## design/flow/design.v

```verilog
`default_nettype none
module BobTop (
	clock,
	reset,
	rx,
	runway_override,
	emergency_override,
	tx,
	framing_error,
	runway_active,
	emergency,
	receiving,
	sending
);
	input wire clock;
	input wire reset;
	input wire rx;
	input wire [1:0] runway_override;
	input wire emergency_override;
	output wire tx;
	output wire framing_error;
	output wire [1:0] runway_active;
	output wire emergency;
	output wire receiving;
	output wire sending;
	wire [7:0] uart_rx_data;
	wire [7:0] uart_tx_data;
	wire uart_rx_valid;
	wire uart_tx_ready;
	wire uart_tx_send;
	UartRX #(
		.CLK_HZ(25000000),
		.BAUD_RATE(115200)
	) receiver(
		.clock(clock),
		.reset(reset),
		.rx(rx),
		.data(uart_rx_data),
		.done(uart_rx_valid),
		.framing_error(framing_error),
		.receiving(receiving)
	);
	UartTX #(
		.CLK_HZ(25000000),
		.BAUD_RATE(115200)
	) transmitter(
		.clock(clock),
		.reset(reset),
		.send(uart_tx_send),
		.data(uart_tx_data),
		.tx(tx),
		.ready(uart_tx_ready),
		.sending(sending)
	);
	reg [1:0] ro_temp;
	reg [1:0] ro_sync;
	reg eo_temp;
	reg eo_sync;
	always @(posedge clock) begin
		ro_temp <= runway_override;
		eo_temp <= emergency_override;
		ro_sync <= ro_temp;
		eo_sync <= eo_temp;
	end
	Bob bobby(
		.clock(clock),
		.reset(reset),
		.uart_rx_data(uart_rx_data),
		.uart_rx_valid(uart_rx_valid),
		.uart_tx_data(uart_tx_data),
		.uart_tx_ready(uart_tx_ready),
		.uart_tx_send(uart_tx_send),
		.runway_active(runway_active),
		.runway_override(ro_sync),
		.emergency_out(emergency),
		.emergency_override(eo_sync)
	);
endmodule
module Bob (
	clock,
	reset,
	uart_rx_data,
	uart_rx_valid,
	runway_override,
	emergency_override,
	uart_tx_data,
	uart_tx_ready,
	uart_tx_send,
	runway_active,
	emergency_out
);
	input wire clock;
	input wire reset;
	input wire [7:0] uart_rx_data;
	input wire uart_rx_valid;
	input wire [1:0] runway_override;
	input wire emergency_override;
	output wire [7:0] uart_tx_data;
	input wire uart_tx_ready;
	output wire uart_tx_send;
	output wire [1:0] runway_active;
	output wire emergency_out;
	wire [7:0] uart_request;
	wire uart_rd_request;
	wire uart_empty;
	wire runway_id;
	wire lock;
	wire unlock;
	reg [3:0] cleared_id_to_lock;
	wire sel_takeoff_id_lock;
	wire [9:0] runway;
	wire queue_takeoff_plane;
	wire unqueue_takeoff_plane;
	wire [3:0] cleared_takeoff_id;
	wire takeoff_fifo_full;
	wire takeoff_fifo_empty;
	wire queue_landing_plane;
	wire unqueue_landing_plane;
	wire [3:0] cleared_landing_id;
	wire landing_fifo_full;
	wire landing_fifo_empty;
	wire send_hold;
	wire send_say_ag;
	wire send_divert;
	wire send_divert_landing;
	wire send_valid_id;
	wire send_invalid_id;
	wire [1:0] send_clear;
	reg [7:0] reply_to_send;
	wire send_reply;
	wire queue_reply;
	wire reply_fifo_full;
	wire reply_fifo_empty;
	reg emergency;
	wire set_emergency;
	wire unset_emergency;
	reg [3:0] emergency_id;
	FIFO #(
		.WIDTH(8),
		.DEPTH(4)
	) uart_requests(
		.clock(clock),
		.reset(reset),
		.data_in(uart_rx_data),
		.we(uart_rx_valid),
		.re(uart_rd_request),
		.data_out({uart_request[7-:4], uart_request[3-:3], uart_request[0]}),
		.full(),
		.empty(uart_empty)
	);
	FIFO #(
		.WIDTH(4),
		.DEPTH(8)
	) takeoff_fifo(
		.clock(clock),
		.reset(reset),
		.data_in(uart_request[7-:4]),
		.we(queue_takeoff_plane),
		.re(unqueue_takeoff_plane),
		.data_out(cleared_takeoff_id),
		.full(takeoff_fifo_full),
		.empty(takeoff_fifo_empty)
	);
	FIFO #(
		.WIDTH(4),
		.DEPTH(8)
	) landing_fifo(
		.clock(clock),
		.reset(reset),
		.data_in(uart_request[7-:4]),
		.we(queue_landing_plane),
		.re(unqueue_landing_plane),
		.data_out(cleared_landing_id),
		.full(landing_fifo_full),
		.empty(landing_fifo_empty)
	);
	wire [3:0] new_id;
	reg [3:0] id_in;
	wire sel_diverted_id;
	wire take_id;
	wire release_id;
	wire id_full;
	wire [15:0] all_id;
	always @(*)
		if (sel_diverted_id)
			id_in = cleared_landing_id;
		else
			id_in = uart_request[7-:4];
	AircraftIDManager id_manager(
		.clock(clock),
		.reset(reset),
		.id_in(id_in),
		.release_id(release_id),
		.take_id(take_id),
		.id_out(new_id),
		.all_id(all_id),
		.full(id_full)
	);
	ReadRequestFsm fsm(
		.emergency(emergency_out),
		.clock(clock),
		.reset(reset),
		.uart_empty(uart_empty),
		.uart_request(uart_request),
		.takeoff_fifo_full(takeoff_fifo_full),
		.landing_fifo_full(landing_fifo_full),
		.takeoff_fifo_empty(takeoff_fifo_empty),
		.landing_fifo_empty(landing_fifo_empty),
		.reply_fifo_full(reply_fifo_full),
		.runway_active(runway_active),
		.all_id(all_id),
		.id_full(id_full),
		.emergency_id(emergency_id),
		.runway(runway),
		.uart_rd_request(uart_rd_request),
		.queue_takeoff_plane(queue_takeoff_plane),
		.queue_landing_plane(queue_landing_plane),
		.unqueue_takeoff_plane(unqueue_takeoff_plane),
		.unqueue_landing_plane(unqueue_landing_plane),
		.send_clear(send_clear),
		.send_hold(send_hold),
		.send_say_ag(send_say_ag),
		.send_divert(send_divert),
		.send_divert_landing(send_divert_landing),
		.send_invalid_id(send_invalid_id),
		.send_valid_id(send_valid_id),
		.queue_reply(queue_reply),
		.lock(lock),
		.unlock(unlock),
		.runway_id(runway_id),
		.set_emergency(set_emergency),
		.unset_emergency(unset_emergency),
		.take_id(take_id),
		.release_id(release_id),
		.sel_takeoff_id_lock(sel_takeoff_id_lock),
		.sel_diverted_id(sel_diverted_id)
	);
	always @(posedge clock)
		if (reset)
			reply_to_send <= 0;
		else if (send_clear[0] ^ send_clear[1]) begin
			if (send_clear[0]) begin
				reply_to_send[7-:4] <= cleared_takeoff_id;
				reply_to_send[3-:3] <= 3'b011;
				reply_to_send[0] <= runway_id;
			end
			else if (send_clear[1]) begin
				reply_to_send[7-:4] <= cleared_landing_id;
				reply_to_send[3-:3] <= 3'b011;
				reply_to_send[0] <= runway_id;
			end
		end
		else if (send_hold) begin
			reply_to_send[7-:4] <= uart_request[7-:4];
			reply_to_send[3-:3] <= 3'b100;
			reply_to_send[0] <= 1'b0;
		end
		else if (send_say_ag) begin
			reply_to_send[7-:4] <= uart_request[7-:4];
			reply_to_send[3-:3] <= 3'b101;
			reply_to_send[0] <= 1'b0;
		end
		else if (send_divert) begin
			reply_to_send[7-:4] <= uart_request[7-:4];
			reply_to_send[3-:3] <= 3'b110;
			reply_to_send[0] <= 1'b0;
		end
		else if (send_divert_landing) begin
			reply_to_send[7-:4] <= cleared_landing_id;
			reply_to_send[3-:3] <= 3'b110;
			reply_to_send[0] <= 1'b0;
		end
		else if (send_invalid_id) begin
			reply_to_send[7-:4] <= 4'd0;
			reply_to_send[3-:3] <= 3'b111;
			reply_to_send[0] <= 1'b1;
		end
		else if (send_valid_id) begin
			reply_to_send[7-:4] <= new_id;
			reply_to_send[3-:3] <= 3'b111;
			reply_to_send[0] <= 1'b0;
		end
	FIFO #(
		.WIDTH(8),
		.DEPTH(4)
	) uart_replies(
		.clock(clock),
		.reset(reset),
		.data_in(reply_to_send),
		.we(queue_reply),
		.re(send_reply),
		.data_out(uart_tx_data),
		.full(reply_fifo_full),
		.empty(reply_fifo_empty)
	);
	SendReplyFsm reply_fsm(
		.clock(clock),
		.reset(reset),
		.uart_tx_ready(uart_tx_ready),
		.reply_fifo_empty(reply_fifo_empty),
		.send_reply(send_reply),
		.uart_tx_send(uart_tx_send)
	);
	always @(*)
		if (sel_takeoff_id_lock)
			cleared_id_to_lock = cleared_takeoff_id;
		else
			cleared_id_to_lock = cleared_landing_id;
	RunwayManager runway_manager(
		.clock(clock),
		.reset(reset),
		.plane_id_unlock(uart_request[7-:4]),
		.plane_id_lock(cleared_id_to_lock),
		.runway_id(runway_id),
		.lock(lock),
		.unlock(unlock),
		.runway_active(runway_active),
		.runway_override(runway_override),
		.runway(runway)
	);
	always @(posedge clock)
		if (reset) begin
			emergency_id <= 4'd0;
			emergency <= 1'b0;
		end
		else if (set_emergency) begin
			emergency_id <= uart_request[7-:4];
			emergency <= 1'b1;
		end
		else if (unset_emergency)
			emergency <= 1'b0;
	assign emergency_out = emergency | emergency_override;
endmodule
module ReadRequestFsm (
	clock,
	reset,
	uart_empty,
	uart_request,
	takeoff_fifo_full,
	landing_fifo_full,
	takeoff_fifo_empty,
	landing_fifo_empty,
	reply_fifo_full,
	runway_active,
	emergency,
	all_id,
	id_full,
	emergency_id,
	runway,
	uart_rd_request,
	queue_takeoff_plane,
	queue_landing_plane,
	unqueue_takeoff_plane,
	unqueue_landing_plane,
	send_clear,
	send_hold,
	send_say_ag,
	send_divert,
	send_divert_landing,
	send_invalid_id,
	send_valid_id,
	queue_reply,
	lock,
	unlock,
	runway_id,
	set_emergency,
	unset_emergency,
	take_id,
	release_id,
	sel_takeoff_id_lock,
	sel_diverted_id
);
	input wire clock;
	input wire reset;
	input wire uart_empty;
	input wire [7:0] uart_request;
	input wire takeoff_fifo_full;
	input wire landing_fifo_full;
	input wire takeoff_fifo_empty;
	input wire landing_fifo_empty;
	input wire reply_fifo_full;
	input wire [1:0] runway_active;
	input wire emergency;
	input wire [15:0] all_id;
	input wire id_full;
	input wire [3:0] emergency_id;
	input wire [9:0] runway;
	output reg uart_rd_request;
	output reg queue_takeoff_plane;
	output reg queue_landing_plane;
	output reg unqueue_takeoff_plane;
	output reg unqueue_landing_plane;
	output reg [1:0] send_clear;
	output reg send_hold;
	output reg send_say_ag;
	output reg send_divert;
	output reg send_divert_landing;
	output reg send_invalid_id;
	output reg send_valid_id;
	output reg queue_reply;
	output reg lock;
	output reg unlock;
	output reg runway_id;
	output reg set_emergency;
	output reg unset_emergency;
	output reg take_id;
	output reg release_id;
	output reg sel_takeoff_id_lock;
	output reg sel_diverted_id;
	wire [3:0] plane_id;
	wire [2:0] msg_type;
	wire [1:0] msg_action;
	reg takeoff_first;
	reg reverse_takeoff_first;
	assign plane_id = uart_request[7-:4];
	assign msg_type = uart_request[3-:3];
	assign msg_action = uart_request[0];
	reg [2:0] state;
	reg [2:0] next_state;
	always @(*) begin
		uart_rd_request = 1'b0;
		queue_takeoff_plane = 1'b0;
		queue_landing_plane = 1'b0;
		unqueue_takeoff_plane = 1'b0;
		unqueue_landing_plane = 1'b0;
		send_clear = 2'b00;
		send_hold = 1'b0;
		send_say_ag = 1'b0;
		send_divert = 1'b0;
		send_divert_landing = 1'b0;
		send_invalid_id = 1'b0;
		send_valid_id = 1'b0;
		queue_reply = 1'b0;
		lock = 1'b0;
		unlock = 1'b0;
		runway_id = 1'b0;
		set_emergency = 1'b0;
		unset_emergency = 1'b0;
		take_id = 1'b0;
		release_id = 1'b0;
		sel_takeoff_id_lock = 1'b0;
		sel_diverted_id = 1'b0;
		reverse_takeoff_first = 1'b0;
		next_state = 3'b000;
		case (state)
			3'b000:
				if (uart_empty) begin
					if (emergency) begin
						if (!landing_fifo_empty) begin
							next_state = 3'b110;
							unqueue_landing_plane = 1'b1;
						end
						else
							next_state = 3'b000;
					end
					else if (runway_active != 2'b11) begin
						if (!takeoff_fifo_empty && !landing_fifo_empty) begin
							if (takeoff_first) begin
								next_state = 3'b100;
								unqueue_takeoff_plane = 1'b1;
							end
							else begin
								next_state = 3'b101;
								unqueue_landing_plane = 1'b1;
							end
						end
						else if (!takeoff_fifo_empty) begin
							next_state = 3'b100;
							unqueue_takeoff_plane = 1'b1;
						end
						else if (!landing_fifo_empty) begin
							next_state = 3'b101;
							unqueue_landing_plane = 1'b1;
						end
						else
							next_state = 3'b000;
					end
					else
						next_state = 3'b000;
				end
				else begin
					next_state = 3'b001;
					uart_rd_request = 1'b1;
				end
			3'b001:
				if (msg_type == 3'b000) begin
					if (all_id[plane_id]) begin
						next_state = 3'b010;
						if (msg_action == 1'b0) begin
							if (takeoff_fifo_full) begin
								send_divert = 1'b1;
								release_id = 1'b1;
							end
							else begin
								queue_takeoff_plane = 1'b1;
								send_hold = 1'b1;
							end
						end
						else if (msg_action == 1'b1) begin
							if (landing_fifo_full || emergency) begin
								send_divert = 1'b1;
								release_id = 1'b1;
							end
							else begin
								queue_landing_plane = 1'b1;
								send_hold = 1'b1;
							end
						end
					end
					else
						next_state = 3'b011;
				end
				else if (msg_type == 3'b001) begin
					if (all_id[plane_id]) begin
						next_state = 3'b011;
						if (!msg_action) begin
							if ((runway[4-:4] == plane_id) && runway[0])
								release_id = 1'b1;
							unlock = 1'b1;
							runway_id = 1'b0;
						end
						else if (msg_action) begin
							if ((runway[9-:4] == plane_id) && runway[5])
								release_id = 1'b1;
							unlock = 1'b1;
							runway_id = 1'b1;
						end
					end
					else
						next_state = 3'b011;
				end
				else if (msg_type == 3'b010) begin
					if (msg_action == 1'b1) begin
						if (!landing_fifo_empty) begin
							next_state = 3'b110;
							unqueue_landing_plane = 1'b1;
						end
						else
							next_state = 3'b000;
						set_emergency = 1'b1;
					end
					else if (msg_action == 1'b0) begin
						next_state = 3'b011;
						if (emergency_id == plane_id)
							unset_emergency = 1'b1;
						release_id = 1'b1;
					end
				end
				else if (msg_type == 3'b111) begin
					next_state = 3'b010;
					if (id_full)
						send_invalid_id = 1'b1;
					else begin
						send_valid_id = 1'b1;
						take_id = 1'b1;
					end
				end
				else begin
					next_state = 3'b010;
					send_say_ag = 1'b1;
				end
			3'b010:
				if (reply_fifo_full)
					next_state = 3'b010;
				else begin
					next_state = 3'b011;
					queue_reply = 1'b1;
				end
			3'b011:
				if (emergency) begin
					if (!landing_fifo_empty) begin
						next_state = 3'b110;
						unqueue_landing_plane = 1'b1;
					end
					else
						next_state = 3'b000;
				end
				else if (runway_active != 2'b11) begin
					if (!takeoff_fifo_empty && !landing_fifo_empty) begin
						if (takeoff_first) begin
							next_state = 3'b100;
							unqueue_takeoff_plane = 1'b1;
							reverse_takeoff_first = 1'b1;
						end
						else begin
							next_state = 3'b101;
							unqueue_landing_plane = 1'b1;
							reverse_takeoff_first = 1'b1;
						end
					end
					else if (!takeoff_fifo_empty) begin
						next_state = 3'b100;
						unqueue_takeoff_plane = 1'b1;
					end
					else if (!landing_fifo_empty) begin
						next_state = 3'b101;
						unqueue_landing_plane = 1'b1;
					end
					else
						next_state = 3'b000;
				end
				else
					next_state = 3'b000;
			3'b100: begin
				next_state = 3'b111;
				sel_takeoff_id_lock = 1'b1;
				if (!runway_active[0]) begin
					runway_id = 1'b0;
					lock = 1'b1;
					send_clear = 2'b01;
				end
				else if (!runway_active[1]) begin
					runway_id = 1'b1;
					lock = 1'b1;
					send_clear = 2'b01;
				end
			end
			3'b101: begin
				next_state = 3'b111;
				if (!runway_active[0]) begin
					runway_id = 1'b0;
					lock = 1'b1;
					send_clear = 2'b10;
				end
				else if (!runway_active[1]) begin
					runway_id = 1'b1;
					lock = 1'b1;
					send_clear = 2'b10;
				end
			end
			3'b110: begin
				next_state = 3'b111;
				send_divert_landing = 1'b1;
				sel_diverted_id = 1'b1;
				release_id = 1'b1;
			end
			3'b111: begin
				next_state = 3'b000;
				queue_reply = 1'b1;
			end
			default: next_state = 3'b000;
		endcase
	end
	always @(posedge clock)
		if (reset)
			state <= 3'b000;
		else
			state <= next_state;
	always @(posedge clock)
		if (reset)
			takeoff_first <= 1'b0;
		else if (reverse_takeoff_first)
			takeoff_first <= ~takeoff_first;
endmodule
module SendReplyFsm (
	clock,
	reset,
	uart_tx_ready,
	reply_fifo_empty,
	send_reply,
	uart_tx_send
);
	input wire clock;
	input wire reset;
	input wire uart_tx_ready;
	input wire reply_fifo_empty;
	output reg send_reply;
	output reg uart_tx_send;
	reg state;
	reg next_state;
	always @(*) begin
		send_reply = 1'b0;
		uart_tx_send = 1'b0;
		case (state)
			1'd0:
				if (reply_fifo_empty || !uart_tx_ready)
					next_state = 1'd0;
				else begin
					next_state = 1'd1;
					send_reply = 1'b1;
				end
			1'd1: begin
				next_state = 1'd0;
				uart_tx_send = 1'b1;
			end
			default: next_state = 1'd0;
		endcase
	end
	always @(posedge clock)
		if (reset)
			state <= 1'd0;
		else
			state <= next_state;
endmodule
module FIFO (
	clock,
	reset,
	data_in,
	we,
	re,
	data_out,
	full,
	empty
);
	parameter signed [31:0] WIDTH = 8;
	parameter signed [31:0] DEPTH = 4;
	input wire clock;
	input wire reset;
	input wire [WIDTH - 1:0] data_in;
	input wire we;
	input wire re;
	output reg [WIDTH - 1:0] data_out;
	output wire full;
	output wire empty;
	reg [(DEPTH * WIDTH) - 1:0] queue;
	reg [$clog2(DEPTH):0] count;
	reg [$clog2(DEPTH) - 1:0] put_ptr;
	reg [$clog2(DEPTH) - 1:0] get_ptr;
	assign empty = count == 0;
	assign full = count == DEPTH;
	always @(posedge clock)
		if (reset) begin
			count <= 0;
			get_ptr <= 0;
			put_ptr <= 0;
			data_out <= 0;
		end
		else if ((re && !empty) && we) begin
			data_out <= queue[get_ptr * WIDTH+:WIDTH];
			get_ptr <= get_ptr + 1;
			queue[put_ptr * WIDTH+:WIDTH] <= data_in;
			put_ptr <= put_ptr + 1;
		end
		else if (re && !empty) begin
			data_out <= queue[get_ptr * WIDTH+:WIDTH];
			get_ptr <= get_ptr + 1;
			count <= count - 1;
		end
		else if (we && !full) begin
			queue[put_ptr * WIDTH+:WIDTH] <= data_in;
			put_ptr <= put_ptr + 1;
			count <= count + 1;
		end
endmodule
module RunwayManager (
	clock,
	reset,
	plane_id_unlock,
	plane_id_lock,
	runway_id,
	lock,
	unlock,
	runway_override,
	runway_active,
	runway
);
	input wire clock;
	input wire reset;
	input wire [3:0] plane_id_unlock;
	input wire [3:0] plane_id_lock;
	input wire runway_id;
	input wire lock;
	input wire unlock;
	input wire [1:0] runway_override;
	output wire [1:0] runway_active;
	output reg [9:0] runway;
	assign runway_active[0] = runway[0] | runway_override[0];
	assign runway_active[1] = runway[5] | runway_override[1];
	always @(posedge clock)
		if (reset)
			runway <= 1'sb0;
		else if (lock && !unlock) begin
			if (runway_id) begin
				runway[9-:4] <= plane_id_lock;
				runway[5] <= 1'b1;
			end
			else begin
				runway[4-:4] <= plane_id_lock;
				runway[0] <= 1'b1;
			end
		end
		else if (!lock && unlock) begin
			if (runway_id) begin
				if (plane_id_unlock == runway[9-:4])
					runway[5] <= 1'b0;
			end
			else if (plane_id_unlock == runway[4-:4])
				runway[0] <= 1'b0;
		end
endmodule
module AircraftIDManager (
	clock,
	reset,
	id_in,
	release_id,
	take_id,
	id_out,
	all_id,
	full
);
	input wire clock;
	input wire reset;
	input wire [3:0] id_in;
	input wire release_id;
	input wire take_id;
	output wire [3:0] id_out;
	output wire [15:0] all_id;
	output wire full;
	reg [15:0] taken_id;
	reg [3:0] id_avail;
	assign all_id = taken_id;
	assign id_out = id_avail;
	assign full = taken_id == 16'hffff;
	always @(*) begin
		id_avail = 4'd0;
		case (1'b0)
			taken_id[0]: id_avail = 4'd0;
			taken_id[1]: id_avail = 4'd1;
			taken_id[2]: id_avail = 4'd2;
			taken_id[3]: id_avail = 4'd3;
			taken_id[4]: id_avail = 4'd4;
			taken_id[5]: id_avail = 4'd5;
			taken_id[6]: id_avail = 4'd6;
			taken_id[7]: id_avail = 4'd7;
			taken_id[8]: id_avail = 4'd8;
			taken_id[9]: id_avail = 4'd9;
			taken_id[10]: id_avail = 4'd10;
			taken_id[11]: id_avail = 4'd11;
			taken_id[12]: id_avail = 4'd12;
			taken_id[13]: id_avail = 4'd13;
			taken_id[14]: id_avail = 4'd14;
			taken_id[15]: id_avail = 4'd15;
			default: id_avail = 4'd0;
		endcase
	end
	always @(posedge clock)
		if (reset)
			taken_id <= 1'sb0;
		else if (release_id)
			taken_id[id_in] <= 1'b0;
		else if (take_id && !full)
			taken_id[id_avail] <= 1'b1;
endmodule
`default_nettype none
module UartRX (
	clock,
	reset,
	rx,
	data,
	done,
	framing_error,
	receiving
);
	parameter signed [31:0] CLK_HZ = 25000000;
	parameter signed [31:0] BAUD_RATE = 115200;
	input wire clock;
	input wire reset;
	input wire rx;
	output reg [7:0] data;
	output wire done;
	output wire framing_error;
	output wire receiving;
	wire start;
	wire tick;
	BaudRateGenerator #(
		.CLK_HZ(CLK_HZ),
		.BAUD_RATE(BAUD_RATE)
	) conductor(
		.clock(clock),
		.reset(reset),
		.start_rx(start),
		.start_tx(1'b0),
		.tick(tick)
	);
	wire collect_data;
	wire en_data_counter;
	wire clear_data_counter;
	reg [3:0] data_counter;
	wire done_data;
	always @(posedge clock)
		if (reset)
			data <= 1'sb0;
		else if (collect_data && tick) begin
			data <= data >> 1;
			data[7] <= rx;
		end
	assign done_data = data_counter == 4'd8;
	always @(posedge clock)
		if (reset || clear_data_counter)
			data_counter <= 1'sb0;
		else if (en_data_counter && tick)
			data_counter <= data_counter + 1'b1;
	UartRXFsm fsm(
		.clock(clock),
		.reset(reset),
		.tick(tick),
		.rx(rx),
		.done_data(done_data),
		.start(start),
		.collect_data(collect_data),
		.en_data_counter(en_data_counter),
		.clear_data_counter(clear_data_counter),
		.framing_error(framing_error),
		.done(done),
		.receiving(receiving)
	);
endmodule
module UartRXFsm (
	clock,
	reset,
	tick,
	rx,
	done_data,
	start,
	collect_data,
	en_data_counter,
	clear_data_counter,
	framing_error,
	done,
	receiving
);
	input wire clock;
	input wire reset;
	input wire tick;
	input wire rx;
	input wire done_data;
	output reg start;
	output reg collect_data;
	output reg en_data_counter;
	output reg clear_data_counter;
	output reg framing_error;
	output reg done;
	output reg receiving;
	reg [1:0] state;
	reg [1:0] next_state;
	always @(*) begin
		start = 1'b0;
		collect_data = 1'b0;
		en_data_counter = 1'b0;
		clear_data_counter = 1'b0;
		framing_error = 1'b0;
		done = 1'b0;
		receiving = 1'b0;
		next_state = 2'd0;
		case (state)
			2'd0:
				if (!rx) begin
					next_state = 2'd1;
					start = 1'b1;
				end
				else
					next_state = 2'd0;
			2'd1:
				if (tick && rx)
					next_state = 2'd0;
				else if (tick && !rx)
					next_state = 2'd2;
				else
					next_state = 2'd1;
			2'd2: begin
				if (tick && !done_data) begin
					next_state = 2'd2;
					collect_data = 1'b1;
					en_data_counter = 1'b1;
				end
				else if (tick && done_data) begin
					if (!rx) begin
						next_state = 2'd3;
						framing_error = 1'b1;
					end
					else begin
						next_state = 2'd0;
						clear_data_counter = 1'b1;
						done = 1'b1;
					end
				end
				else
					next_state = 2'd2;
				receiving = 1'b1;
			end
			2'd3: begin
				if (tick && rx) begin
					next_state = 2'd0;
					clear_data_counter = 1'b1;
				end
				else if (tick && !rx)
					next_state = 2'd3;
				framing_error = 1'b1;
			end
			default: next_state = 2'd0;
		endcase
	end
	always @(posedge clock)
		if (reset)
			state <= 2'd0;
		else
			state <= next_state;
endmodule
`default_nettype none
module UartTX (
	clock,
	reset,
	send,
	data,
	tx,
	ready,
	sending
);
	parameter signed [31:0] CLK_HZ = 25000000;
	parameter signed [31:0] BAUD_RATE = 115200;
	input wire clock;
	input wire reset;
	input wire send;
	input wire [7:0] data;
	output reg tx;
	output wire ready;
	output wire sending;
	wire start;
	wire tick;
	BaudRateGenerator #(
		.CLK_HZ(CLK_HZ),
		.BAUD_RATE(BAUD_RATE)
	) conductor(
		.clock(clock),
		.reset(reset),
		.start_rx(1'b0),
		.start_tx(start),
		.tick(tick)
	);
	wire en_data_counter;
	reg [3:0] data_counter;
	wire done_data;
	wire clear_data_counter;
	assign done_data = data_counter == 4'd8;
	always @(posedge clock)
		if (reset || clear_data_counter)
			data_counter <= 1'sb0;
		else if (en_data_counter && tick)
			data_counter <= data_counter + 1;
	reg [7:0] saved_data;
	reg data_bit;
	wire send_data;
	always @(posedge clock)
		if (reset)
			saved_data <= 1'sb0;
		else if (start)
			saved_data <= data;
		else if (send_data && tick)
			saved_data <= saved_data >> 1;
	always @(posedge clock)
		if (reset || start)
			data_bit <= 1'b0;
		else if (send_data && tick)
			data_bit <= saved_data[0];
	wire send_start_bit;
	wire send_stop_bit;
	always @(posedge clock)
		if (reset)
			tx <= 1'b1;
		else if (send_start_bit)
			tx <= 1'b0;
		else if (send_data)
			tx <= data_bit;
		else if (send_stop_bit)
			tx <= 1'b1;
		else
			tx <= 1'b1;
	UartTXFsm fsm(
		.clock(clock),
		.reset(reset),
		.send(send),
		.tick(tick),
		.done_data(done_data),
		.start(start),
		.send_start_bit(send_start_bit),
		.send_data(send_data),
		.send_stop_bit(send_stop_bit),
		.en_data_counter(en_data_counter),
		.clear_data_counter(clear_data_counter),
		.ready(ready),
		.sending(sending)
	);
endmodule
module UartTXFsm (
	clock,
	reset,
	send,
	tick,
	done_data,
	start,
	send_start_bit,
	send_data,
	send_stop_bit,
	en_data_counter,
	clear_data_counter,
	ready,
	sending
);
	input wire clock;
	input wire reset;
	input wire send;
	input wire tick;
	input wire done_data;
	output reg start;
	output reg send_start_bit;
	output reg send_data;
	output reg send_stop_bit;
	output reg en_data_counter;
	output reg clear_data_counter;
	output reg ready;
	output reg sending;
	reg [1:0] state;
	reg [1:0] next_state;
	always @(*) begin
		start = 1'b0;
		send_start_bit = 1'b0;
		send_data = 1'b0;
		send_stop_bit = 1'b0;
		en_data_counter = 1'b0;
		clear_data_counter = 1'b0;
		ready = 1'b0;
		sending = 1'b0;
		next_state = 2'd0;
		case (state)
			2'd0:
				if (send) begin
					next_state = 2'd1;
					start = 1'b1;
					send_start_bit = 1'b1;
				end
				else begin
					next_state = 2'd0;
					ready = 1'b1;
				end
			2'd1: begin
				if (tick) begin
					next_state = 2'd2;
					send_data = 1'b1;
					en_data_counter = 1'b1;
				end
				else begin
					next_state = 2'd1;
					send_start_bit = 1'b1;
				end
				sending = 1'b1;
			end
			2'd2: begin
				if (tick && done_data) begin
					next_state = 2'd3;
					send_stop_bit = 1'b1;
					clear_data_counter = 1'b1;
				end
				else begin
					next_state = 2'd2;
					send_data = 1'b1;
					en_data_counter = 1'b1;
				end
				sending = 1'b1;
			end
			2'd3: begin
				if (tick) begin
					next_state = 2'd0;
					ready = 1'b1;
				end
				else begin
					next_state = 2'd3;
					send_stop_bit = 1'b1;
				end
				sending = 1'b1;
			end
			default: next_state = 2'd0;
		endcase
	end
	always @(posedge clock)
		if (reset)
			state <= 2'd0;
		else
			state <= next_state;
endmodule
`default_nettype none
module BaudRateGenerator (
	clock,
	reset,
	start_rx,
	start_tx,
	tick
);
	parameter signed [31:0] CLK_HZ = 25000000;
	parameter signed [31:0] BAUD_RATE = 115200;
	input wire clock;
	input wire reset;
	input wire start_rx;
	input wire start_tx;
	output wire tick;
	parameter signed [31:0] DIVISOR = CLK_HZ / BAUD_RATE;
	reg [$clog2(DIVISOR) + 1:0] clockCount;
	assign tick = clockCount == DIVISOR;
	always @(posedge clock)
		if (reset | tick)
			clockCount <= 1'sb0;
		else if (start_rx)
			clockCount <= DIVISOR / 2;
		else if (start_tx)
			clockCount <= 1'sb0;
		else
			clockCount <= clockCount + 1'b1;
endmodule
```

## design/flow/run.sh

```bash
#!/bin/bash
# the make line also repeats each setting of config.mk as NAME=value (left out here)
make -C /OpenROAD-flow-scripts/flow DESIGN_CONFIG=/design/flow/config.mk WORK_HOME=/design/flow/orfs CLKGATE_MAP_FILE= finish
```

## design/flow/config.mk

```make
export PLATFORM = sky130hd
export DESIGN_NAME = BobTop
export DESIGN_NICKNAME = BobTop
export VERILOG_FILES = /design/flow/design.v
export SDC_FILE = /design/flow/constraint.sdc
export NUM_CORES = 4
export LEC_CHECK = 0
export ABC_AREA = 1
export CAP_MARGIN = 0
export CORE_MARGIN = 2
export CORE_UTILIZATION = 72
export CTS_CLUSTER_DIAMETER = 223
export CTS_CLUSTER_SIZE = 14
export PLACE_DENSITY_LB_ADDON = 0.15
export SETUP_SLACK_MARGIN = 2.67
export SLEW_MARGIN = 20
```

## design/flow/constraint.sdc

```tcl
create_clock -name core_clock -period 9.82 [get_ports {clock}]
set_input_delay 1.9640 -clock core_clock [delete_from_list [all_inputs] [get_ports {clock}]]
set_output_delay 1.9640 -clock core_clock [all_outputs]
set_load 0.01 [all_outputs]
```

==> results.json, run 1 <==
{
  "worstMarginPinSlew_ps": 1020,
  "die_h_um": 149,
  "synth_area_per_cell_um2": 8.02,
  "synthesis.nets": 1948,
  "r2r-start": "bobby.uart_requests.data_out[5]$_SDFFE_PP0P_",
  "warnings": 48,
  "startpoint": "rx",
  "hp-start": "ro_temp[0]$_DFF_P_",
  "synthTopCellsByArea": "edfxtp_1, dfxtp_1, o21ai_0",
  "critPathTopFamily": "buffers and inverters",
  "slowest_delay_ps": 560,
  "synth_warnings": 13,
  "p_clk_uw": 901,
  "cts_buffer_depth": 3,
  "ys_seq_frac": 0.472,
  "aoi_share": 0.213,
  "critical_path_arrival_ps": 3250,
  "fin_nets": 1926,
  "top_logic_kind": "AND-OR/OR-AND gates",
  "cp_num_buf_inv": 2,
  "hold_depth": 0,
  "edf_count": 128,
  "reg2regPathDepth": 11,
  "die_area_mm2": 0.0223,
  "syn_to_final_growth_pct": 6.18,
  "max_freq_mhz": 192,
  "ys_cells": 1897,
  "grt_use_total": 0.326,
  "initCoreUtil": 0.728,
  "simple_gate_area_frac": 0.168,
  "ys_sh_xor": 0.0151,
  "antenna_found_initial": 0,
  "path_depth": 3,
  "syn_inst": 1897,
  "fin_crit_sh": 0.531,
  "diodes": 0,
  "crit_fanout": 7,
  "power_leader": "sequential cells",
  "p_sw_frac": 0.320,
  "tns_ps": 0,
  "slew_violations": 0,
  "seq_power_share": 0.491,
  "powerSeq_uw": 1510,
  "cts_sinks": 295,
  "place_hpwl_mm": 25.2,
  "clockPowerShare": 0.293,
  "ys_sh_mux": 0.000658,
  "start_kind": "input pin",
  "common_cells": "o21ai_0, inv_1, nand2_1",
  "finalHoldViolations": 0,
  "drc_errors": 0,
  "leakage_uw": 0.00601,
  "cts_tree": "done",
  "ir_drop_mv": 0.120,
  "setup_viol": 0,
  "ant_nets": 0,
  "holdPathEnd": "ro_sync[0]$_DFF_P_",
  "clock_skew_ps": 17.0,
  "status": "complete, no violations",
  "grt_pass1_wl_mm": 59.5,
  "num_io_pins": 13,
  "comb-power_uw": 667,
  "p_sw_uw": 986,
  "yosysTopAreaCellShare": 0.253,
  "grt_overflow": 0,
  "ctsHoldBuffers": 0,
  "hp-class": "flop to flop",
  "grt_pass1_vias": 12322,
  "async_flop_share": 0,
  "path_clk_slew_ps": 70,
  "wl_per_cell_um": 17.0,
  "num_rows": 53,
  "rsz0062_at_grt": "no",
  "io_buffers": 12,
  "numSynthFlops": 295,
  "cts_resized": 0,
  "synthDistinctLibCells": 51,
  "crit_top_cell": "clkdlybuf4s50_1",
  "yosys.area.top_type": "edfxtp_1",
  "cp-end-kind": "output port",
  "routabilityCongestion": 0.949,
  "path_cells": "clkdlybuf4s50_1 -> o21ai_0 -> clkdlybuf4s50_1",
  "htreeDepth": 1,
  "layout_min_cycle_time_ps": 5210,
  "cts_setup_buffers": 0,
  "adder_share": 0.0390,
  "firstDrtPassIters": 8,
  "netlist_area_mm2": 0.0152,
  "final_util": 0.773,
  "drt_iter0_drc": 1399,
  "yosys_most_used_dff": "dfxtp_1",
  "most_common_cell": "o21ai_0",
  "ys_area_mm2": 0.0152,
  "grt_start_max_net_pins": 105,
  "die_w_um": 149,
  "combPwrFrac": 0.216,
  "vias": 13429,
  "cts_buffers": 25,
  "endpoint": "framing_error",
  "critical_path_required_ps": 7860,
  "core_area_mm2": 0.0209,
  "drt_wl_total_mm": 36.8,
  "critical_path_class": "input pin to output port",
  "maxCapViolations": 0,
  "vias_per_cell": 6.21,
  "critPathSlowestCell": "clkdlybuf4s50_1",
  "p_int_uw": 2090,
  "insertion_delay_ps": 520,
  "regToRegSetupSlack_ps": 6450,
  "reg2reg_to": "bobby.takeoff_fifo.queue[17]$_DFFE_PP_",
  "pwr_density_cell_mw_per_mm2": 191,
  "maxSlewHeadroom": 0.322,
  "cts_root_buf": "clkbuf_16"
}
[final cells by class]
type                            instances  area (um^2)
Multi-Input combinational cell       1242         6650
Inverter                              291         1100
Clock inverter                          1         16.3
Timing Repair Buffer                   20          180
Fill cell                            1514         4730
Sequential cell                       295         7190
Tap cell                              275          344
Clock buffer                           40          682
[metrics by stage]
stage | power [uW] | area [um^2] | hold WS [ps] | std cells | setup slack (ps)
floorplan | 2020 | 15200 | 310 | 1897 | 5590
global placement | 2150 | 15500 | 313 | 2123 | 4630
detailed placement | 2180 | 15500 | 315 | 2123 | 4620
CTS | 3070 | 16200 | 331 | 2164 | 4620
global route | 3230 | 16200 | 334 | 2164 | 4540
finish | 3080 | 16200 | 329 | 2164 | 4610
[layer usage]
layer,wire length (um),share of wire,GRT usage
met5,0,0,0
met4,960,0.026,0.0995
met3,3150,0.085,0.0440
met2,17000,0.46,0.527
met1,15700,0.43,0.460
==> run 2, diff against run 1 <==
CAP_MARGIN = 20   (was 0)
CELL_PAD_IN_SITES_DETAIL_PLACEMENT = 0   (was not set)
CELL_PAD_IN_SITES_GLOBAL_PLACEMENT = 0   (was not set)
CORE_MARGIN = 4   (was 2)
CORE_UTILIZATION = 39   (was 72)
CTS_CLUSTER_DIAMETER = 60   (was 223)
CTS_CLUSTER_SIZE = not set   (was 14)
GPL_TIMING_DRIVEN = 0   (was not set)
HOLD_SLACK_MARGIN = 0.21   (was not set)
MAX_ROUTING_LAYER = met5   (was not set)
PLACE_DENSITY = 0.91   (was not set)
PLACE_DENSITY_LB_ADDON = not set   (was 0.15)
SETUP_SLACK_MARGIN = 1.33   (was 2.67)
TNS_END_PERCENT = 30   (was not set)
clock period = 14.4 ns   (was 9.82 ns; I/O delays follow)
==> results.json, run 2 <==
{
  "worstMarginPinSlew_ps": 772,
  "firstDrtPassIters": 6,
  "wl_met1_mm": 16.6,
  "grt_overflow": 0,
  "antenna_found_initial": 0,
  "pwr_density_cell_mw_per_mm2": 138,
  "p_sw_uw": 748,
  "ant_nets": 0,
  "initCoreUtil": 0.394,
  "ys_area_mm2": 0.0152,
  "most_common_cell": "o21ai_0",
  "layout_min_cycle_time_ps": 7170,
  "place_hpwl_mm": 30.1,
  "vias_per_cell": 5.65,
  "wl_per_cell_um": 16.6,
  "endpoint": "framing_error",
  "edf_count": 128,
  "numSynthFlops": 295,
  "path_clk_slew_ps": 50,
  "synth_warnings": 13,
  "holdPathEnd": "eo_sync$_DFF_P_",
  "finalHoldViolations": 0,
  "logic_area_mm2": 0.00667,
  "routabilityCongestion": 0.932,
  "core_area_mm2": 0.0386,
  "r2r-start": "bobby.uart_requests.count[0]$_SDFFE_PP0P_",
  "simple_gate_area_frac": 0.168,
  "htreeDepth": 2,
  "aoi_share": 0.213,
  "yosys_most_used_dff": "dfxtp_1",
  "adder_share": 0.0390,
  "max_freq_mhz": 140,
  "slowest_delay_ps": 580,
  "synthDistinctLibCells": 51,
  "comb-power_uw": 507,
  "drt_wl_total_mm": 41.5,
  "cts_root_buf": "clkbuf_16",
  "fin_nets": 2001,
  "hp-start": "eo_temp$_DFF_P_",
  "cts_resized": 0,
  "powerSeq_uw": 1020,
  "leakage_uw": 0.00639,
  "ys_sh_mux": 0.000658,
  "die_w_um": 206,
  "routed.top_layer": "met4",
  "insertion_delay_ps": 520,
  "grt_pass1_vias": 13684,
  "yosys.area.top_type": "edfxtp_1",
  "maxCapViolations": 0,
  "seq_area_mm2": 0.00719,
  "syn_inst": 1897,
  "die_h_um": 206,
  "ys_cells": 1897,
  "cts_buffers": 35,
  "critPathTopFamily": "buffers and inverters",
  "ys_sh_xor": 0.0151,
  "synthesis.nets": 1948,
  "fin_crit_sh": 0.498,
  "status": "complete, no violations",
  "cts_setup_buffers": 0,
  "rsz0062_at_grt": "no",
  "p_clk_uw": 867,
  "cts_sinks": 295,
  "netlist_area_mm2": 0.0152,
  "common_cells": "o21ai_0, inv_1, nand2_1",
  "critPathSlowestCell": "clkdlybuf4s50_1",
  "grt_start_max_net_pins": 30,
  "path_cells": "clkdlybuf4s50_1 -> o21ai_0 -> clkdlybuf4s50_1",
  "clock_skew_ps": 26.8,
  "dr_wl_met2_mm": 20.0,
  "crit_top_cell": "clkdlybuf4s50_1",
  "grt_use_total": 0.191,
  "start_kind": "input pin",
  "grt_pass1_wl_mm": 67.2,
  "setup_viol": 0,
  "syn_to_final_growth_pct": 13.5,
  "cp-end-kind": "output port",
  "synth_area_per_cell_um2": 8.02,
  "reg2regPathDepth": 16,
  "dr_wl_met3_mm": 3.14,
  "regToRegSetupSlack_ps": 11110,
  "num_io_pins": 13,
  "synthTopCellsByArea": "edfxtp_1, dfxtp_1, o21ai_0",
  "top_logic_kind": "AND-OR/OR-AND gates",
  "io_buffers": 12,
  "path_depth": 3,
  "power_uw": 2390,
  "yosysTopAreaCellShare": 0.253,
  "tns_ps": 0,
  "hp-class": "flop to flop",
  "seq_power_share": 0.425,
  "async_flop_share": 0,
  "slew_violations": 0,
  "critical_path_required_ps": 11520,
  "ir_drop_mv": 0.0913,
  "fillers": 3536,
  "cts_buffer_depth": 3,
  "power_leader": "sequential cells",
  "diodes": 0,
  "hold_depth": 0,
  "cp_num_buf_inv": 2,
  "num_rows": 72,
  "clockPowerShare": 0.363,
  "drc_errors": 0,
  "critical_path_arrival_ps": 4290,
  "ctsHoldBuffers": 0,
  "p_sw_frac": 0.313,
  "cts_tree": "done",
  "die_area_mm2": 0.0422,
  "crit_fanout": 7,
  "reg2reg_to": "bobby.landing_fifo.count[3]$_SDFFE_PP0P_",
  "critical_path_class": "input pin to output port",
  "combPwrFrac": 0.212,
  "vias": 14109,
  "warnings": 46,
  "startpoint": "rx",
  "ys_seq_frac": 0.472,
  "drt_iter0_drc": 1673,
  "p_int_uw": 1640,
  "maxSlewHeadroom": 0.485
}
==> run 2: layout make-up <==
| cell class | instances | area share |
|---|---|---|
| Sequential cell | 295 | 0.416 |
| Tap cell | 518 | 0.0375 |
| Clock buffer | 50 | 0.0597 |
| Multi-Input combinational cell | 1242 | 0.386 |
| Clock inverter | 14 | 0.00667 |
| Timing Repair Buffer | 16 | 0.0129 |
| Buffer | 69 | 0.0170 |
| Inverter | 291 | 0.0636 |
==> run 2: stage by stage <==
stage / utilization / setup slack, ps / area [um^2] / instances / hold slack, ps
finish: 0.447 / 7230 / 17300 / 2495 / 325
global placement: 0.414 / 7250 / 16000 / 2427 / 311
global route: 0.447 / 7200 / 17300 / 2495 / 329
detailed placement: 0.417 / 7240 / 16100 / 2431 / 312
floorplan: - / 8360 / 15200 / 1897 / 310
CTS: 0.447 / 7240 / 17300 / 2495 / 325
==> run 2: layer usage <==
| metal | vias up | track usage |
|---|---|---|
| met5 | - | 0 |
| met4 | 0 | 0.0873 |
| met3 | 157 | 0.0301 |
| met2 | 708 | 0.328 |
| met1 | 6604 | 0.235 |
| li1 | 6640 | - |
==> run 3, diff against run 2 <==
CAP_MARGIN = 40   (was 20)
CELL_PAD_IN_SITES_DETAIL_PLACEMENT = not set   (was 0)
CELL_PAD_IN_SITES_GLOBAL_PLACEMENT = not set   (was 0)
CORE_MARGIN = 2   (was 4)
CORE_UTILIZATION = 30   (was 39)
CTS_CLUSTER_DIAMETER = 134   (was 60)
GPL_TIMING_DRIVEN = not set   (was 0)
HOLD_SLACK_MARGIN = 0.06   (was 0.21)
MAX_ROUTING_LAYER = not set   (was met5)
PLACE_DENSITY = not set   (was 0.91)
PLACE_DENSITY_LB_ADDON = 0.1   (was not set)
SETUP_SLACK_MARGIN = 3.86   (was 1.33)
SLEW_MARGIN = 35   (was 20)
TNS_END_PERCENT = not set   (was 30)
clock period = 16.6 ns   (was 14.4 ns; I/O delays follow)
==> results.json, run 3 <==
{
  "warnings": 46,
  "yosys.area.top_type": "edfxtp_1",
  "layout_min_cycle_time_ps": 7940,
  "critical_path_arrival_ps": 4620,
  "critPathSlowestCell": "clkdlybuf4s50_1",
  "regToRegSetupSlack_ps": 13320,
  "io_buffers": 12,
  "drt_iter0_drc": 830,
  "comb-power_uw": 392,
  "grt_use_total": 0.162,
  "reg2reg_to": "bobby.takeoff_fifo.count[3]$_SDFFE_PP0P_",
  "p_int_uw": 1440,
  "edf_count": 128,
  "cts_buffers": 38,
  "max_freq_mhz": 126,
  "r2r-start": "bobby.landing_fifo.count[1]$_SDFFE_PP0P_",
  "ctsHoldBuffers": 0,
  "synthDistinctLibCells": 51,
  "final_util": 0.344,
  "cts_setup_buffers": 0,
  "place_hpwl_mm": 29.7,
  "grt_start_max_net_pins": 84,
  "cts_sinks": 295,
  "cp-end-kind": "output port",
  "vias": 12895,
  "synth_warnings": 13,
  "synth_area_per_cell_um2": 8.02,
  "cp_num_buf_inv": 2,
  "cts_buffer_depth": 3,
  "leakage_uw": 0.00630,
  "grt_overflow": 0,
  "slowest_delay_ps": 560,
  "core_area_mm2": 0.0501,
  "ys_area_mm2": 0.0152,
  "ys_sh_mux": 0.000658,
  "ys_sh_xor": 0.0151,
  "dp.cells": 2522,
  "insertion_delay_ps": 560,
  "power_uw": 2110,
  "wl_per_cell_um": 16.6,
  "diodes": 0,
  "yosys_most_used_dff": "dfxtp_1",
  "simple_gate_area_frac": 0.168,
  "clock_skew_ps": 17.3,
  "syn_inst": 1897,
  "crit_fanout": 7,
  "netlist_area_mm2": 0.0152,
  "worstMarginPinSlew_ps": 778,
  "numSynthFlops": 295,
  "hp-start": "ro_temp[0]$_DFF_P_",
  "path_cells": "clkdlybuf4s50_1 -> o21ai_0 -> clkdlybuf4s50_1",
  "start_kind": "input pin",
  "seq_power_share": 0.427,
  "routabilityCongestion": 0.823,
  "pwr_density_cell_mw_per_mm2": 122,
  "powerSeq_uw": 899,
  "synthesis.nets": 1948,
  "die_h_um": 229,
  "fin_nets": 1942,
  "crit_top_cell": "clkdlybuf4s50_1",
  "rsz0062_at_grt": "no",
  "initCoreUtil": 0.304,
  "p_sw_uw": 665,
  "async_flop_share": 0,
  "aoi_share": 0.213,
  "hp-class": "flop to flop",
  "cts_root_buf": "clkbuf_16",
  "critical_path_required_ps": 13280,
  "common_cells": "o21ai_0, inv_1, nand2_1",
  "endpoint": "framing_error",
  "cts_tree": "done",
  "ant_nets": 0,
  "die_area_mm2": 0.0525,
  "htreeDepth": 2,
  "top_logic_kind": "AND-OR/OR-AND gates",
  "critPathTopFamily": "buffers and inverters",
  "grt_pass1_wl_mm": 68.6,
  "drt_wl_total_mm": 43.0,
  "num_rows": 82,
  "yosysTopAreaCellShare": 0.253,
  "grt_pass1_vias": 12211,
  "holdPathEnd": "ro_sync[0]$_DFF_P_",
  "p_sw_frac": 0.315,
  "reg2regPathDepth": 14,
  "synthTopCellsByArea": "edfxtp_1, dfxtp_1, o21ai_0",
  "ir_drop_mv": 0.0659,
  "firstDrtPassIters": 7,
  "power_leader": "sequential cells",
  "syn_to_final_growth_pct": 13.1,
  "maxSlewHeadroom": 0.474,
  "layout.cells.non_filler": 2593,
  "clockPowerShare": 0.388,
  "num_io_pins": 13,
  "critical_path_class": "input pin to output port",
  "ys_cells": 1897,
  "p_clk_uw": 817,
  "antenna_found_initial": 0,
  "most_common_cell": "o21ai_0",
  "path_clk_slew_ps": 50,
  "fin_crit_sh": 0.478,
  "tns_ps": 0,
  "vias_per_cell": 4.97,
  "combPwrFrac": 0.186,
  "finalHoldViolations": 0,
  "ys_seq_frac": 0.472,
  "status": "complete, no violations",
  "path_depth": 3,
  "drc_errors": 0,
  "startpoint": "rx",
  "adder_share": 0.0390,
  "setup_viol": 0,
  "cts_resized": 0,
  "slew_violations": 0,
  "maxCapViolations": 0,
  "die_w_um": 229,
  "fillers": 5372,
  "hold_depth": 0
}
==> run 3: layout make-up <==
cell class,count,area [um^2],share of cell area
Clock buffer,56,1080,0.0627
Timing Repair Buffer,23,218,0.0126
Clock inverter,14,139,0.00807
Multi-Input combinational cell,1242,6650,0.386
Tap cell,672,841,0.0489
Inverter,291,1100,0.0638
Sequential cell,295,7190,0.418
==> run 3: metrics by stage <==
step,cell area (um^2),hold slack [ps],setup WS [ps]
global placement,16000,313,8640
finish,17200,327,8660
CTS,17200,331,8640
detailed placement,16000,318,8660
global route,17200,334,8560
floorplan,15200,310,9680
==> run 3: routing by layer <==
| layer | track usage | routed length (um) |
|---|---|---|
| met1 | 0.232 | 21200 |
| met2 | 0.253 | 19100 |
| met3 | 0.0264 | 1730 |
| met4 | 0.0453 | 950 |
| met5 | 0 | 0 |
==> run 4, diff against run 3 <==
CAP_MARGIN = 20   (was 40)
CELL_PAD_IN_SITES_DETAIL_PLACEMENT = 0   (was not set)
CELL_PAD_IN_SITES_GLOBAL_PLACEMENT = 0   (was not set)
CORE_MARGIN = 4   (was 2)
CORE_UTILIZATION = 39   (was 30)
CTS_CLUSTER_DIAMETER = 220   (was 134)
GPL_TIMING_DRIVEN = 0   (was not set)
HOLD_SLACK_MARGIN = 0.21   (was 0.06)
MAX_ROUTING_LAYER = met4   (was not set)
PLACE_DENSITY_LB_ADDON = 0.19   (was 0.1)
SETUP_SLACK_MARGIN = 1.33   (was 3.86)
SLEW_MARGIN = 20   (was 35)
TNS_END_PERCENT = 30   (was not set)
clock period = 29.5 ns   (was 16.6 ns; I/O delays follow)
==> results.json, run 4 <==
{
  "firstDrtPassIters": 6,
  "most_common_cell": "o21ai_0",
  "die_area_mm2": 0.0422,
  "clock_skew_ps": 22.6,
  "p_clk_uw": 443,
  "synthesis.nets": 1948,
  "drt_wl_total_mm": 42.1,
  "common_cells": "o21ai_0, inv_1, nand2_1",
  "seq_power_share": 0.418,
  "rsz0062_at_grt": "no",
  "grt_pass1_vias": 12875,
  "layout_min_cycle_time_ps": 13140,
  "power_uw": 1180,
  "cp-end-kind": "output port",
  "grt_use_total": 0.205,
  "powerSeq_uw": 494,
  "path_clk_slew_ps": 60,
  "adder_share": 0.0390,
  "hp-start": "ro_temp[1]$_DFF_P_",
  "cts_resized": 0,
  "holdPathEnd": "ro_sync[1]$_DFF_P_",
  "crit_top_cell": "clkdlybuf4s50_1",
  "syn_to_final_growth_pct": 13.7,
  "ctsHoldBuffers": 0,
  "synth_warnings": 13,
  "simple_gate_area_frac": 0.168,
  "fin_nets": 2002,
  "synthDistinctLibCells": 51,
  "start_kind": "input pin",
  "cts_buffers": 36,
  "vias_per_cell": 5.37,
  "diodes": 0,
  "insertion_delay_ps": 530,
  "regToRegSetupSlack_ps": 26260,
  "htreeDepth": 2,
  "cts_setup_buffers": 0,
  "comb-power_uw": 245,
  "aoi_share": 0.213,
  "slowest_delay_ps": 560,
  "fin_crit_sh": 0.445,
  "status": "complete, no violations",
  "maxSlewHeadroom": 0.236,
  "clockPowerShare": 0.375,
  "startpoint": "rx",
  "path_depth": 3,
  "yosysTopAreaCellShare": 0.253,
  "p_sw_uw": 368,
  "ant_nets": 0,
  "finalHoldViolations": 0,
  "maxCapViolations": 0,
  "reg2regPathDepth": 16,
  "top_logic_kind": "AND-OR/OR-AND gates",
  "max_freq_mhz": 76.1,
  "r2r-start": "bobby.landing_fifo.count[1]$_SDFFE_PP0P_",
  "tns_ps": 0,
  "path_cells": "clkdlybuf4s50_1 -> o21ai_0 -> clkdlybuf4s50_1",
  "initCoreUtil": 0.394,
  "cts_tree": "done",
  "yosys_most_used_dff": "dfxtp_1",
  "reg2reg_to": "bobby.takeoff_fifo.count[3]$_SDFFE_PP0P_",
  "layout.cells.non_filler": 2496,
  "ys_seq_frac": 0.472,
  "grt_pass1_wl_mm": 68.1,
  "numSynthFlops": 295,
  "crit_fanout": 7,
  "setup_viol": 0,
  "worstMarginPinSlew_ps": 1150,
  "die_h_um": 206,
  "cp_num_buf_inv": 2,
  "p_sw_frac": 0.311,
  "drc_errors": 0,
  "async_flop_share": 0,
  "num_io_pins": 13,
  "edf_count": 128,
  "pwr_density_cell_mw_per_mm2": 68.3,
  "critPathSlowestCell": "clkdlybuf4s50_1",
  "critical_path_class": "input pin to output port",
  "p_int_uw": 814,
  "leakage_uw": 0.00639,
  "power_leader": "sequential cells",
  "ys_cells": 1897,
  "warnings": 46,
  "io_buffers": 12,
  "routabilityCongestion": 0.919,
  "cts_sinks": 295,
  "hp-class": "flop to flop",
  "critPathTopFamily": "buffers and inverters",
  "netlist_area_mm2": 0.0152,
  "ys_area_mm2": 0.0152,
  "grt_start_max_net_pins": 29,
  "cts_root_buf": "clkbuf_16",
  "critical_path_arrival_ps": 7240,
  "drt_iter0_drc": 1206,
  "critical_path_required_ps": 23600,
  "synth_area_per_cell_um2": 8.02,
  "endpoint": "framing_error",
  "dp.cells": 2431,
  "wl_per_cell_um": 16.9,
  "grt_overflow": 0,
  "die_w_um": 206,
  "syn_inst": 1897,
  "slew_violations": 0,
  "ir_drop_mv": 0.0344,
  "hold_depth": 0,
  "yosys.area.top_type": "edfxtp_1",
  "combPwrFrac": 0.207,
  "ys_sh_xor": 0.0151,
  "cts_buffer_depth": 3,
  "synthTopCellsByArea": "edfxtp_1, dfxtp_1, o21ai_0",
  "core_area_mm2": 0.0386,
  "antenna_found_initial": 0,
  "place_hpwl_mm": 30.9,
  "num_rows": 72,
  "vias": 13395,
  "ys_sh_mux": 0.000658
}
## run 4: cell type report
class                           instances  area, um^2
Fill cell                            3790       21300
Sequential cell                       295        7190
Multi-Input combinational cell       1242        6670
Inverter                              291        1100
Clock buffer                           48        1040
Tap cell                              518         648
Buffer                                 69         292
Timing Repair Buffer                   16         215
Clock inverter                         17         150
## run 4: metal layers
metal / up-vias / routed length [um] / track usage
met5: - / 0 / -
li1: 6632 / - / -
met3: 75 / 2360 / 0.0333
met2: 342 / 18800 / 0.311
met1: 6346 / 20000 / 0.284
met4: 0 / 1010 / 0.0608
## run 4: metrics by stage
step                area [um^2]  hold WS (ps)  setup WS [ps]  utilization
floorplan                 15200           310          17420            -
global placement          16000           313          16390        0.414
detailed placement        16100           320          16330        0.417
CTS                       17300           328          16330        0.448
global route              17300           322          16290        0.448
finish                    17300           323          16360        0.448
==> run 5, diff against run 4 <==
ABC_AREA = not set   (was 1)
CELL_PAD_IN_SITES_DETAIL_PLACEMENT = 2   (was 0)
CTS_CLUSTER_DIAMETER = 166   (was 220)
HOLD_SLACK_MARGIN = not set   (was 0.21)
PLACE_DENSITY = 0.81   (was not set)
PLACE_DENSITY_LB_ADDON = not set   (was 0.19)
TNS_END_PERCENT = not set   (was 30)
clock period = 17.9 ns   (was 29.5 ns; I/O delays follow)
==> results.json, run 5 <==
{
  "fin_crit_sh": 0.483,
  "antenna_found_initial": 0,
  "pwr_density_cell_mw_per_mm2": 153,
  "cts_buffer_depth": 3,
  "leakage_uw": 0.00627,
  "startpoint": "rx",
  "crit_fanout": 9,
  "firstDrtPassIters": 5,
  "max_freq_mhz": 116,
  "synthesis.nets": 1531,
  "p_sw_frac": 0.407,
  "path_cells": "clkbuf_1 -> nor4_1 -> a21o_1 -> clkdlybuf4s50_1",
  "cts_buffers": 35,
  "synth_area_per_cell_um2": 10.1,
  "wl_per_cell_um": 32.2,
  "ys_cells": 1480,
  "grt_start_max_net_pins": 33,
  "ys_seq_frac": 0.481,
  "common_cells": "dfxtp_1, nor2_1, nand2_1",
  "p_int_uw": 1550,
  "grt_pass1_vias": 15078,
  "htreeDepth": 2,
  "vias_per_cell": 6.53,
  "synthDistinctLibCells": 69,
  "initCoreUtil": 0.396,
  "powerSeq_uw": 897,
  "hp-class": "flop to flop",
  "hp-start": "eo_temp$_DFF_P_",
  "fin_nets": 1583,
  "drt_iter0_drc": 1272,
  "ir_drop_mv": 0.0594,
  "maxCapViolations": 0,
  "layout_min_cycle_time_ps": 8650,
  "ys_area_mm2": 0.0149,
  "logic_area_mm2": 0.00712,
  "reg2regPathDepth": 13,
  "aoi_share": 0.133,
  "critPathTopFamily": "buffers and inverters",
  "ant_nets": 0,
  "worstMarginPinSlew_ps": 1170,
  "clock_skew_ps": 31.0,
  "most_common_cell": "dfxtp_1",
  "hold_depth": 0,
  "clockPowerShare": 0.292,
  "grtUsageMet1": 0.343,
  "p_sw_uw": 1060,
  "syn_to_final_growth_pct": 14.0,
  "critical_path_class": "input pin to output port",
  "power_leader": "combinational cells",
  "core_area_mm2": 0.0378,
  "die_w_um": 204,
  "die_h_um": 204,
  "insertion_delay_ps": 560,
  "top_logic_kind": "simple AND/OR/NAND/NOR gates",
  "seq_power_share": 0.343,
  "reg2reg_to": "bobby.landing_fifo.count[3]$_SDFFE_PP0P_",
  "r2r-start": "bobby.fsm.state[4]$_DFF_P_",
  "cts_resized": 0,
  "finalHoldViolations": 0,
  "edf_count": 128,
  "path_clk_slew_ps": 60,
  "synth_warnings": 13,
  "io_buffers": 11,
  "async_flop_share": 0,
  "yosys_most_used_dff": "dfxtp_1",
  "cp_num_buf_inv": 2,
  "grt_pass1_wl_mm": 100,
  "die_area_mm2": 0.0415,
  "syn_inst": 1480,
  "status": "complete, no violations",
  "holdPathEnd": "eo_sync$_DFF_P_",
  "ys_sh_xor": 0.0399,
  "cp-end-kind": "output port",
  "critPathSlowestCell": "nor4_1",
  "combPwrFrac": 0.365,
  "adder_share": 0.0397,
  "endpoint": "framing_error",
  "num_rows": 71,
  "tns_ps": 0,
  "slowest_delay_ps": 550,
  "routabilityCongestion": 0.928,
  "start_kind": "input pin",
  "seq_area_mm2": 0.00719,
  "num_io_pins": 13,
  "netlist_area_mm2": 0.0149,
  "yosysTopAreaCellShare": 0.257,
  "comb-power_uw": 953,
  "grt_util_met2": 0.558,
  "slew_violations": 0,
  "simple_gate_area_frac": 0.158,
  "place_hpwl_mm": 44.0,
  "dp.cells": 2006,
  "cts_root_buf": "clkbuf_16",
  "p_clk_uw": 763,
  "drc_errors": 0,
  "cts_tree": "done",
  "cts_setup_buffers": 0,
  "vias": 13503,
  "yosys.area.top_type": "edfxtp_1",
  "warnings": 46,
  "regToRegSetupSlack_ps": 13570,
  "path_depth": 4,
  "cts_sinks": 295,
  "layout.cells.non_filler": 2069,
  "drt_wl_total_mm": 66.7,
  "numSynthFlops": 295,
  "grt-busiest-layer": "met2",
  "maxSlewHeadroom": 0.223,
  "setup_viol": 0,
  "fillers": 3878,
  "grt_use_total": 0.326,
  "critical_path_arrival_ps": 5070,
  "ctsHoldBuffers": 0,
  "rsz0062_at_grt": "no",
  "grt_overflow": 0,
  "ys_sh_mux": 0.102,
  "synthTopCellsByArea": "edfxtp_1, dfxtp_1, mux4_2",
  "critical_path_required_ps": 14320,
  "use_met3": 0.0634,
  "diodes": 0
}
-- run 5: per-stage QoR --
step	util	hold slack [ps]	worst slack (ps)	instance area (um^2)	power, uW
final	0.451	343	9250	17000	2610
after global routing	0.451	354	9180	17000	2680
after CTS	0.451	340	9260	17000	2570
after detailed placement	0.419	328	9370	15800	1770
after global placement	0.416	317	8860	15700	1600
after floorplan	-	310	10060	14900	1430
-- run 5: per-layer routing --
| layer | part of all wire | wire length, um |
|---|---|---|
| met2 | 0.50 | 33300 |
| met5 | 0 | 0 |
| met1 | 0.36 | 23700 |
| met4 | 0.082 | 5470 |
| met3 | 0.062 | 4150 |
-- run 5: cell type report --
| class | count | share of cell area |
|---|---|---|
| Inverter | 117 | 0.0258 |
| Tap cell | 511 | 0.0375 |
| Sequential cell | 295 | 0.422 |
| Timing Repair Buffer | 15 | 0.0115 |
| Multi-Input combinational cell | 1003 | 0.418 |
| Clock buffer | 55 | 0.0662 |
| Clock inverter | 8 | 0.00382 |
| Buffer | 65 | 0.0158 |
==> run 6, diff against run 5 <==
ABC_AREA = 1   (was not set)
CELL_PAD_IN_SITES_DETAIL_PLACEMENT = not set   (was 2)
CELL_PAD_IN_SITES_GLOBAL_PLACEMENT = 2   (was 0)
CORE_ASPECT_RATIO = 0.78   (was not set)
CORE_MARGIN = 7   (was 4)
CORE_UTILIZATION = 45   (was 39)
CTS_CLUSTER_DIAMETER = 358   (was 166)
GPL_ROUTABILITY_DRIVEN = 0   (was not set)
GPL_TIMING_DRIVEN = not set   (was 0)
MAX_ROUTING_LAYER = not set   (was met4)
PLACE_DENSITY = 0.36   (was 0.81)
SETUP_SLACK_MARGIN = not set   (was 1.33)
TNS_END_PERCENT = 5   (was not set)
clock period = 40.0 ns   (was 17.9 ns; I/O delays follow)
==> results.json, run 6 <==
{
  "startpoint": "rx",
  "worstMarginPinSlew_ps": 905,
  "reg2regPathDepth": 12,
  "ctsHoldBuffers": 0,
  "r2r-start": "bobby.uart_requests.data_out[5]$_SDFFE_PP0P_",
  "grt_overflow": 0,
  "cts_resized": 0,
  "netlist_area_mm2": 0.0152,
  "fin_hold_ws_ps": 326,
  "syn_to_final_growth_pct": 10.5,
  "p_sw_uw": 267,
  "power_leader": "sequential cells",
  "crit_top_cell": "clkdlybuf4s50_1",
  "critical_path_class": "input pin to output port",
  "simple_gate_area_frac": 0.168,
  "yosysTopAreaCellShare": 0.253,
  "cp-end-kind": "output port",
  "fillers": 3316,
  "hp-class": "flop to flop",
  "synth_area_per_cell_um2": 8.02,
  "firstDrtPassIters": 5,
  "num_rows": 59,
  "vias": 12979,
  "die_area_mm2": 0.0392,
  "ys_sh_xor": 0.0151,
  "powerSeq_uw": 373,
  "cts_root_buf": "clkbuf_16",
  "ir_drop_mv": 0.0306,
  "start_kind": "input pin",
  "top_logic_kind": "AND-OR/OR-AND gates",
  "p_clk_uw": 316,
  "path_clk_slew_ps": 60,
  "cts_sinks": 295,
  "slowest_delay_ps": 560,
  "path_depth": 3,
  "aoi_share": 0.213,
  "fin_nets": 1938,
  "status": "complete, no violations",
  "synth_warnings": 13,
  "cts_setup_buffers": 0,
  "die_h_um": 176,
  "tns_ps": 0,
  "drt_wl_total_mm": 42.2,
  "warnings": 48,
  "layout_min_cycle_time_ps": 17320,
  "max_freq_mhz": 57.7,
  "hp-start": "ro_temp[0]$_DFF_P_",
  "adder_share": 0.0390,
  "p_sw_frac": 0.313,
  "ys_cells": 1897,
  "maxCapViolations": 0,
  "clockPowerShare": 0.371,
  "comb-power_uw": 163,
  "syn_inst": 1897,
  "grt_pass1_wl_mm": 67.3,
  "rsz0062_at_grt": "no",
  "pwr_density_cell_mw_per_mm2": 50.7,
  "setup_viol": 0,
  "initCoreUtil": 0.457,
  "common_cells": "o21ai_0, inv_1, nand2_1",
  "wl_per_cell_um": 17.8,
  "place_hpwl_mm": 29.2,
  "seq_area_mm2": 0.00719,
  "diodes": 0,
  "reg2reg_to": "bobby.takeoff_fifo.queue[18]$_DFFE_PP_",
  "numSynthFlops": 295,
  "crit_fanout": 7,
  "critical_path_arrival_ps": 9320,
  "post-place-ws_ps": 22670,
  "cts_buffers": 35,
  "ys_area_mm2": 0.0152,
  "die_w_um": 222,
  "drc_errors": 0,
  "synthDistinctLibCells": 51,
  "ant_nets": 0,
  "power_uw": 853,
  "grt_use_total": 0.210,
  "combPwrFrac": 0.192,
  "cts_buffer_depth": 3,
  "core_area_mm2": 0.0333,
  "critPathTopFamily": "buffers and inverters",
  "antenna_found_initial": 0,
  "async_flop_share": 0,
  "edf_count": 128,
  "grt_start_max_net_pins": 86,
  "dp.cells": 2307,
  "fin_crit_sh": 0.433,
  "clock_skew_ps": 15.3,
  "seq_power_share": 0.437,
  "finalHoldViolations": 0,
  "synthTopCellsByArea": "edfxtp_1, dfxtp_1, o21ai_0",
  "htreeDepth": 2,
  "ys_sh_mux": 0.000658,
  "hold_depth": 0,
  "critical_path_required_ps": 32000,
  "vias_per_cell": 5.48,
  "synthesis.nets": 1948,
  "io_buffers": 12,
  "insertion_delay_ps": 520,
  "yosys.area.top_type": "edfxtp_1",
  "critPathSlowestCell": "clkdlybuf4s50_1",
  "cts_tree": "done",
  "layout.cells.non_filler": 2370,
  "logic_area_mm2": 0.00665,
  "regToRegSetupSlack_ps": 36580,
  "leakage_uw": 0.00623,
  "endpoint": "framing_error",
  "num_io_pins": 13,
  "drt_iter0_drc": 1076,
  "ys_seq_frac": 0.472,
  "cp_num_buf_inv": 2,
  "setup_slack_ps": 22680,
  "slew_violations": 0,
  "grt_pass1_vias": 12046,
  "yosys_most_used_dff": "dfxtp_1",
  "path_cells": "clkdlybuf4s50_1 -> o21ai_0 -> clkdlybuf4s50_1",
  "holdPathEnd": "ro_sync[0]$_DFF_P_",
  "p_int_uw": 586,
  "maxSlewHeadroom": 0.397,
  "most_common_cell": "o21ai_0"
}
-- run 6: layout make-up --
type / count / share of cell area
clock buffer: 53 / 0.0604
clock inverter: 10 / 0.00603
multi-input combinational: 1242 / 0.395
timing repair buffer: 22 / 0.0113
inverter: 291 / 0.0653
sequential: 295 / 0.427
tap: 457 / 0.0340
-- run 6: layer usage --
| metal | up-vias | GRT usage | part of all wire |
|---|---|---|---|
| li1 | 6505 | - | - |
| met1 | 6108 | 0.332 | 0.52 |
| met2 | 314 | 0.298 | 0.41 |
| met3 | 52 | 0.0332 | 0.054 |
| met4 | 0 | 0.0446 | 0.015 |
| met5 | - | 0 | 0 |
-- run 6: stage by stage --
stage	utilization	instance area [um^2]
after floorplan	-	15200
after global placement	0.471	15700
final	0.505	16800
after CTS	0.505	16800
after detailed placement	0.471	15700
after global routing	0.505	16800
Power and IR drop assume default switching activity.
